==> tundra: inputs <==
==> flow/design.v <==
`timescale 1ns / 1ps
module CompareAndShift32Bit (
    input [7:0] exp_a,
    input [7:0] exp_b,
    input [23:0] man_a,
    input [23:0] man_b,
    output reg [23:0] al_man_a,
    output reg [23:0] al_man_b,
    output reg [7:0] shift
);
    always @(*) begin
        if (exp_a > exp_b) begin
            shift = exp_a - exp_b;
            al_man_a = man_a;
            al_man_b = man_b >> shift;
        end else begin
            shift = exp_b - exp_a;
            al_man_a = man_a >> shift;
            al_man_b = man_b;
        end
    end
endmodule
`timescale 1ns / 1ps
module Addition32Bit (
    input sign_a,
    input sign_b,
    input [23:0] a,b,
    output reg [24:0] res,
    output reg sign_res
    );
    always @(*) begin
        if (sign_a == sign_b) begin
            sign_res = sign_a;   
            res = a+b;
        end
        else if (a >= b) begin
            res = a - b;
            sign_res = sign_a;
        end
        else begin
            res = b - a;
            sign_res = sign_b;
        end
    end
endmodule	
`timescale 1ns / 1ps
module Normalization32Bit (
    input [24:0] res,
    input [7:0] exp_base,
    output reg [23:0] man_res,
    output reg [7:0] exp_res,
    output reg overflow
);
    reg [24:0] normalized_result;
    integer i;
    always @(*) begin
        normalized_result = res;
        exp_res = exp_base;
        if (normalized_result[24]) begin
            normalized_result = normalized_result >> 1;
            exp_res = exp_base + 1;
        end else begin
            for (i = 0; i < 24; i = i + 1) begin
                if (normalized_result[23] == 0 && exp_res > 0) begin
                    normalized_result = normalized_result << 1;
                    exp_res = exp_res - 1;
                end
            end
            if (normalized_result == 25'b0)
                exp_res = 8'b0;
        end
        man_res = normalized_result[23:0];
        overflow = (exp_res >= 8'b11111111);
    end
endmodule
`timescale 1ns / 1ps
module adder_32bit(
    input clk,
    input rst,
    input [31:0] i_a,
    input [31:0] i_b,
    input i_vld,
    output reg [31:0] o_res,
    output reg o_res_vld,
    output reg overflow
);
wire [7:0] shift;
wire [23:0] al_man_a, al_man_b;
wire sign_a, sign_b, sign_res;
wire [7:0] exp_a, exp_b, exp_res;
wire [23:0] man_a, man_b, man_res;
wire [24:0] res;
wire operation_overflow;
assign sign_a = i_a[31];
assign sign_b = i_b[31];
assign exp_a = i_a[30:23];
assign exp_b = i_b[30:23];
assign man_a = (exp_a == 8'b0) ? {1'b0, i_a[22:0]} : {1'b1, i_a[22:0]};  
assign man_b = (exp_b == 8'b0) ? {1'b0, i_b[22:0]} : {1'b1, i_b[22:0]};
wire is_nan_a = ((exp_a == 8'b11111111) && (man_a[22:0] != 0));  
wire is_nan_b = ((exp_b == 8'b11111111) && (man_b[22:0] != 0));
wire is_inf_a = ((exp_a == 8'b11111111) && (man_a[22:0] == 0));
wire is_inf_b = ((exp_b == 8'b11111111) && (man_b[22:0] == 0));
wire is_zero_a = ((i_a[30:0] == 0));  
wire is_zero_b = ((i_b[30:0] == 0));
CompareAndShift32Bit u_CompareAndShift32Bit (
    .exp_a(exp_a),           
    .exp_b(exp_b),           
    .man_a(man_a),           
    .man_b(man_b),           
    .al_man_a(al_man_a),     
    .al_man_b(al_man_b),     
    .shift(shift)            
);
Addition32Bit u_Addition32Bit (
    .sign_a(sign_a),         
    .sign_b(sign_b),         
    .a(al_man_a),            
    .b(al_man_b),            
    .res(res),               
    .sign_res(sign_res)      
);
Normalization32Bit u_Normalization32Bit (
    .res(res),                                   
    .exp_base((exp_a > exp_b) ? exp_a : exp_b),  
    .man_res(man_res),                           
    .exp_res(exp_res),                           
    .overflow(operation_overflow)                
);
always @(posedge clk or posedge rst) begin
    if (rst) begin
        o_res <= 32'b0;
        o_res_vld <= 1'b0;
        overflow <= 1'b0;
    end else if (i_vld) begin
        if (is_nan_a || is_nan_b || (is_inf_a && is_inf_b && (sign_a != sign_b))) begin
            o_res <= 32'h7FC00000;  
            overflow <= 1'b1;
        end 
        else if (is_inf_a || is_inf_b) begin
            o_res <= is_inf_a ? i_a : i_b;  
            overflow <= 1'b1;
        end 
        else if (is_zero_a && is_zero_b) begin
            o_res <= 32'b0;  
            overflow <= 1'b0;
        end 
        else begin
        o_res <= {sign_res, exp_res, man_res[22:0]};
        o_res_vld <= 1'b1;
        overflow <= operation_overflow;
        end
        o_res_vld <= 1'b1;
    end else begin
        o_res_vld <= 1'b0;
    end
end
endmodule
==> flow/run.sh <==
#!/bin/bash
# the make line also repeats each setting of config.mk as NAME=value (left out here)
make -C /OpenROAD-flow-scripts/flow DESIGN_CONFIG=/design/flow/config.mk WORK_HOME=/design/flow/orfs CLKGATE_MAP_FILE= finish
==> flow/config.mk <==
export PLATFORM = sky130hd
export DESIGN_NAME = adder_32bit
export DESIGN_NICKNAME = adder_32bit
export VERILOG_FILES = /design/flow/design.v
export SDC_FILE = /design/flow/constraint.sdc
export NUM_CORES = 4
export LEC_CHECK = 0
export ABC_AREA = 1
export CAP_MARGIN = 20
export CORE_MARGIN = 2
export CORE_UTILIZATION = 40
export CTS_CLUSTER_DIAMETER = 125
export CTS_CLUSTER_SIZE = 15
export GPL_TIMING_DRIVEN = 0
export MAX_ROUTING_LAYER = met5
export SLEW_MARGIN = 20
==> flow/constraint.sdc <==
create_clock -name core_clock -period 40.0 [get_ports {clk}]
set_input_delay 8.0000 -clock core_clock [delete_from_list [all_inputs] [get_ports {clk}]]
set_output_delay 8.0000 -clock core_clock [all_outputs]
set_load 0.01 [all_outputs]
==> garnet: changes against tundra <==
- ABC_AREA: 1 -> default
- CORE_UTILIZATION: 40 -> 61
- CTS_CLUSTER_DIAMETER: 125 -> default
- CTS_CLUSTER_SIZE: 15 -> default
- GPL_TIMING_DRIVEN: 0 -> default
- MAX_ROUTING_LAYER: met5 -> default
==> flow/constraint.sdc (replaced) <==
create_clock -name core_clock -period 57.3 [get_ports {clk}]
set_input_delay 11.4600 -clock core_clock [delete_from_list [all_inputs] [get_ports {clk}]]
set_output_delay 11.4600 -clock core_clock [all_outputs]
set_load 0.01 [all_outputs]
==> lagoon: changes against tundra <==
- CORE_UTILIZATION: 40 -> 72
- CTS_CLUSTER_DIAMETER: 125 -> 362
- CTS_CLUSTER_SIZE: 15 -> default
- GPL_TIMING_DRIVEN: 0 -> default
- MAX_ROUTING_LAYER: met5 -> default
==> flow/constraint.sdc (replaced) <==
create_clock -name core_clock -period 13.6 [get_ports {clk}]
set_input_delay 2.7200 -clock core_clock [delete_from_list [all_inputs] [get_ports {clk}]]
set_output_delay 2.7200 -clock core_clock [all_outputs]
set_load 0.01 [all_outputs]
==> cedar: changes against tundra <==
- ABC_AREA: 1 -> default
- CORE_UTILIZATION: 40 -> 70
- CTS_CLUSTER_DIAMETER: 125 -> 147
- CTS_CLUSTER_SIZE: 15 -> default
- GPL_TIMING_DRIVEN: 0 -> default
- MAX_ROUTING_LAYER: met5 -> default
==> flow/constraint.sdc (replaced) <==
create_clock -name core_clock -period 22.2 [get_ports {clk}]
set_input_delay 4.4400 -clock core_clock [delete_from_list [all_inputs] [get_ports {clk}]]
set_output_delay 4.4400 -clock core_clock [all_outputs]
set_load 0.01 [all_outputs]
==> results <==
Worst Path Class, Setup: cedar -; tundra in -> reg; garnet in -> reg; lagoon -
Inverter count: cedar -; tundra 669; garnet 165; lagoon -
Final worst-path cycle share: cedar -; tundra 94.2%; garnet 94.0%; lagoon -
Outcome: cedar did not finish; tundra complete, no violations; garnet complete, no violations; lagoon did not finish
Last stage reached: cedar detailed placement; tundra -; garnet -; lagoon detailed placement
H-tree levels: cedar -; tundra 2; garnet 2; lagoon -
Clock latency at the later pin of the worst-skew pair: cedar -; tundra 0.28 ns; garnet 0.28 ns; lagoon -
Post-cts hold buffer count: cedar -; tundra 0; garnet 0; lagoon -
WP depth: cedar -; tundra 235; garnet 186; lagoon -
Register share of the cell area: cedar -; tundra 2.78%; garnet 3.33%; lagoon -
Wire length of the first global-routing pass: cedar -; tundra 146 mm; garnet 139 mm; lagoon -
Hold WS: cedar -; tundra 0.487 ns; garnet 0.518 ns; lagoon -
Reg-to-reg slack, setup: cedar -; tundra 39.17 ns; garnet 56.34 ns; lagoon -
Final HPWL from detailed placement: cedar -; tundra 78.8 mm; garnet 69.0 mm; lagoon -
Worst reg2reg path endpoint: cedar -; tundra o_res[31]; garnet overflow; lagoon -

* * *

==> v24: inputs <==
RTL: the design.v shown in full above, as it stands there.
Settings: LEC_CHECK=0, CAP_MARGIN=20, CORE_MARGIN=2, CORE_UTILIZATION=58, SETUP_SLACK_MARGIN=-2.0, SLEW_MARGIN=20; clock period 27.8 ns.
run.sh (not shown) runs the stock make flow with config.mk's settings and CLKGATE_MAP_FILE=.
==> inputs of v13, as changes to v24 <==
ABC_AREA = 1   (was not set)
CORE_UTILIZATION = 72   (was 58)
CTS_CLUSTER_DIAMETER = 243   (was not set)
CTS_CLUSTER_SIZE = 98   (was not set)
SETUP_SLACK_MARGIN = not set   (was -2.0)
==> flow/constraint.sdc (replaced) <==
create_clock -name core_clock -period 36.2 [get_ports {clk}]
set_input_delay 7.2400 -clock core_clock [delete_from_list [all_inputs] [get_ports {clk}]]
set_output_delay 7.2400 -clock core_clock [all_outputs]
set_load 0.01 [all_outputs]
==> inputs of v10, as changes to v24 <==
ABC_AREA = 1   (was not set)
CORE_ASPECT_RATIO = 1.38   (was not set)
CORE_UTILIZATION = 72   (was 58)
CTS_CLUSTER_DIAMETER = 54   (was not set)
SETUP_SLACK_MARGIN = not set   (was -2.0)
==> flow/constraint.sdc (replaced) <==
create_clock -name core_clock -period 13.6 [get_ports {clk}]
set_input_delay 2.7200 -clock core_clock [delete_from_list [all_inputs] [get_ports {clk}]]
set_output_delay 2.7200 -clock core_clock [all_outputs]
set_load 0.01 [all_outputs]
==> qor summary <==
metric                                                                                                                v10             v13                        v24
Run status                                                                                      aborted with a tool error  finished clean  aborted with a tool error
Last stage reached                                                                      detailed placement (3_5_place_dp)               -   global routing (5_1_grt)
Yosys stat cell total                                                                                                4974            4974                       3712
Total standard cell area after synthesis                                                                      27900 sq um     27900 sq um                23800 sq um
Sink Count                                                                                                              -              34                         34
Cell type with the largest total area                                                                             nand2_1         nand2_1                    mux2i_1
Clock Tree Root                                                                                                         -       clkbuf_16                  clkbuf_16
Area post-placement                                                                                                     -     28400 sq um                35100 sq um
Post-synthesis share of cell area spent on full adders, half adders and majority gates                              5.48%           5.48%                      6.47%
Simple-Gate Area Share                                                                                              55.8%           55.8%                      29.1%
Net count after synthesis                                                                                            5160            5160                       3898
Sequential fraction of the synthesis area                                                                           3.05%           3.05%                      3.58%
Chip footprint                                                                                                40300 sq um     40300 sq um                42600 sq um
DP Worst Slack                                                                                                          -       -0.623 ns                   -7.83 ns
CTS Hold Bufs                                                                                                           -               0                          0
Number of cells in the design after placement                                                                           -            5473                       5400
Worst-case clock buffer depth                                                                                           -               2                          2
Post-CTS setup buffers                                                                                                  -               4                        217
Core region area                                                                                              38200 sq um     38500 sq um                40600 sq um
Count of instances resized after the clock tree is built                                                                -               5                        367
Area share of the largest cell type after synthesis                                                                 17.5%           17.5%                      13.4%
Placer congestion estimate                                                                                           1.26            1.11                       1.17
Die H                                                                                                         235 microns     201 microns                206 microns

* * *

==> inputs of run a <==
Starts from the design.v that is shown in full above.
make LEC_CHECK=0 CAP_MARGIN=20 CELL_PAD_IN_SITES_GLOBAL_PLACEMENT=2 CORE_ASPECT_RATIO=1.34 CORE_MARGIN=7 CORE_UTILIZATION=46 GPL_ROUTABILITY_DRIVEN=0 HOLD_SLACK_MARGIN=-0.0 MIN_ROUTING_LAYER=met1 PLACE_DENSITY_LB_ADDON=0.23 SLEW_MARGIN=15 finish   # period 44.3 ns
==> inputs of run b, as changes to run a <==
--- a/flow/config.mk
+++ b/flow/config.mk
@@ -7,7 +7,7 @@
 export LEC_CHECK = 0
 export CAP_MARGIN = 20
-export CELL_PAD_IN_SITES_GLOBAL_PLACEMENT = 2
+export CELL_PAD_IN_SITES_GLOBAL_PLACEMENT = 1
 export CORE_ASPECT_RATIO = 1.34
-export CORE_MARGIN = 7
+export CORE_MARGIN = 2
 export CORE_UTILIZATION = 46
 export GPL_ROUTABILITY_DRIVEN = 0
==> flow/constraint.sdc (replaced) <==
create_clock -name core_clock -period 32.9 [get_ports {clk}]
set_input_delay 6.5800 -clock core_clock [delete_from_list [all_inputs] [get_ports {clk}]]
set_output_delay 6.5800 -clock core_clock [all_outputs]
set_load 0.01 [all_outputs]
==> inputs of run c, as changes to run a <==
==> flow/config.mk (replaced) <==
export PLATFORM = sky130hd
export DESIGN_NAME = adder_32bit
export DESIGN_NICKNAME = adder_32bit
export VERILOG_FILES = /design/flow/design.v
export SDC_FILE = /design/flow/constraint.sdc
export NUM_CORES = 4
export LEC_CHECK = 0
export ABC_AREA = 1
export CAP_MARGIN = 20
export CELL_PAD_IN_SITES_GLOBAL_PLACEMENT = 1
export CORE_ASPECT_RATIO = 1.34
export CORE_MARGIN = 2
export CORE_UTILIZATION = 51
export GPL_ROUTABILITY_DRIVEN = 0
export HOLD_SLACK_MARGIN = 0.29
export MIN_ROUTING_LAYER = met1
export PLACE_DENSITY = 0.44
export SLEW_MARGIN = 30
==> flow/constraint.sdc (replaced) <==
create_clock -name core_clock -period 23.4 [get_ports {clk}]
set_input_delay 4.6800 -clock core_clock [delete_from_list [all_inputs] [get_ports {clk}]]
set_output_delay 4.6800 -clock core_clock [all_outputs]
set_load 0.01 [all_outputs]
==> inputs of run d, as changes to run a <==
==> flow/config.mk (replaced) <==
export PLATFORM = sky130hd
export DESIGN_NAME = adder_32bit
export DESIGN_NICKNAME = adder_32bit
export VERILOG_FILES = /design/flow/design.v
export SDC_FILE = /design/flow/constraint.sdc
export NUM_CORES = 4
export LEC_CHECK = 0
export CAP_MARGIN = 20
export CORE_MARGIN = 2
export CORE_UTILIZATION = 22
export SLEW_MARGIN = 20
==> flow/constraint.sdc (replaced) <==
create_clock -name core_clock -period 39.1 [get_ports {clk}]
set_input_delay 7.8200 -clock core_clock [delete_from_list [all_inputs] [get_ports {clk}]]
set_output_delay 7.8200 -clock core_clock [all_outputs]
set_load 0.01 [all_outputs]
==> comparison <==
Run c finished but failed the layout checks on negative setup slack. Run b produced a layout that fails on negative setup slack. Run d ran to the end with no violations. Run a finished clean.
The lowest cell area belongs to run a, the highest to run c.
Register-to-register slack: run a > run d > run b > run c.
Core utilization, lowest first: run d, run a, run b, run c.
Clock-buffer cell count: run a is lower than run c (1).
Between run d and run c, the lower global-route usage is in run d (gap 20 points).
In area after synthesis, run b and run a do not differ.

* * *

==> job 6978: inputs <==
// adder_32bit: RTL as listed in full above, without the edits since
export LEC_CHECK = 0
export CAP_MARGIN = 20
export CORE_MARGIN = 2
export CORE_UTILIZATION = 56
export SLEW_MARGIN = 20
create_clock -name core_clock -period 13.6 [get_ports {clk}]
==> job 1476 (differences from job 6978) <==
--- a/flow/config.mk
+++ b/flow/config.mk
@@ -9,3 +9,5 @@
 export CORE_MARGIN = 2
-export CORE_UTILIZATION = 56
+export CORE_UTILIZATION = 65
+export HOLD_SLACK_MARGIN = -0.1
+export MAX_ROUTING_LAYER = met4
 export SLEW_MARGIN = 20
==> flow/constraint.sdc (replaced) <==
create_clock -name core_clock -period 36.2 [get_ports {clk}]
set_input_delay 7.2400 -clock core_clock [delete_from_list [all_inputs] [get_ports {clk}]]
set_output_delay 7.2400 -clock core_clock [all_outputs]
set_load 0.01 [all_outputs]
==> job 8999 (differences from job 6978) <==
--- a/flow/config.mk
+++ b/flow/config.mk
@@ -9,3 +9,5 @@
 export CORE_MARGIN = 2
-export CORE_UTILIZATION = 56
+export CORE_UTILIZATION = 70
+export CTS_CLUSTER_SIZE = 41
+export SETUP_SLACK_MARGIN = -2.0
 export SLEW_MARGIN = 20
==> flow/constraint.sdc (replaced) <==
create_clock -name core_clock -period 38.0 [get_ports {clk}]
set_input_delay 7.6000 -clock core_clock [delete_from_list [all_inputs] [get_ports {clk}]]
set_output_delay 7.6000 -clock core_clock [all_outputs]
set_load 0.01 [all_outputs]
==> job 1961 (differences from job 6978) <==
--- a/flow/config.mk
+++ b/flow/config.mk
@@ -9,3 +9,3 @@
 export CORE_MARGIN = 2
-export CORE_UTILIZATION = 56
+export CORE_UTILIZATION = 12
 export SLEW_MARGIN = 20
==> flow/constraint.sdc (replaced) <==
create_clock -name core_clock -period 41.5 [get_ports {clk}]
set_input_delay 8.3000 -clock core_clock [delete_from_list [all_inputs] [get_ports {clk}]]
set_output_delay 8.3000 -clock core_clock [all_outputs]
set_load 0.01 [all_outputs]
==> results.sh <==
# flow metrics
export IMPL_cts_resized=0
export IMPL_postCtsSetupBuffers=4
export IMPL_core_mm2=0.197
export IMPL_use_met3_pct=0.330
export IMPL_hpwl_mm=78.8
export IMPL_outcome="no timing/DRC/antenna violations"
export IMPL_place_area_mm2=0.0294
export IMPL_fp_util_pct=12.1
export IMPL_track_usage_pct=8.83
export IMPL_grt_ovfl_total=0
export IMPL_rows=163
export IMPL_gp_congestion=0.944
export IMPL_die_w_um=449
export IMPL_dp_cells=6407
export IMPL_die_h_um=449
export IMPL_whs_path_depth=2
export IMPL_dieArea_mm2=0.202
export IMPL_grt_util_met2_pct=16.4
-- figures above: job 1961

==> results.sh <==
# physical design summary
export IMPL_outcome="aborted with a tool error"
export IMPL_lastStage="5_1_grt"
export IMPL_error_line="[ERROR GRT-0232] Routing congestion too high. Check the congestion heatmap in the GUI."
export IMPL_rows=75
export IMPL_die_w_um=210
export IMPL_die_h_um=210
export IMPL_core_mm2=0.0419
export IMPL_gp_congestion=1.09
export IMPL_use_met3_pct=78.1
export IMPL_dp_cells=5452
export IMPL_cts_resized=252
export IMPL_postCtsSetupBuffers=183
export IMPL_track_usage_pct=88.1
export IMPL_dieArea_mm2=0.0441
export IMPL_place_area_mm2=0.0355
export IMPL_hpwl_mm=84.2
export IMPL_grt_ovfl_total=389
-- figures above: job 6978

==> results.sh <==
# flow metrics
export IMPL_outcome="complete, but fails checks"
export IMPL_failed_checks="negative setup slack"
export IMPL_finalSetupViolCount=32
export IMPL_cts_resized=0
export IMPL_whs_path_depth=2
export IMPL_grt_ovfl_total=0
export IMPL_place_area_mm2=0.0272
export IMPL_grt_util_met2_pct=75.8
export IMPL_dp_cells=4286
export IMPL_die_h_um=188
export IMPL_fin_ws_ns=-0.978
export IMPL_postCtsSetupBuffers=0
export IMPL_gp_congestion=1.16
-- figures above: job 8999

==> results.sh <==
# flow metrics
export IMPL_die_w_um=195
export IMPL_drv_cap=1
export IMPL_fin_ws_ns=-1.07
export IMPL_fp_util_pct=65.5
export IMPL_grt_util_met2_pct=74.2
export IMPL_failed_checks="max-capacitance violations, max-slew violations, negative setup slack"
export IMPL_outcome="complete, but fails checks"
export IMPL_place_area_mm2=0.0282
export IMPL_slew_viol_final=2
export IMPL_dieArea_mm2=0.0381
export IMPL_finalSetupViolCount=32
export IMPL_hpwl_mm=70.3
export IMPL_core_mm2=0.0363
-- figures above: job 1476

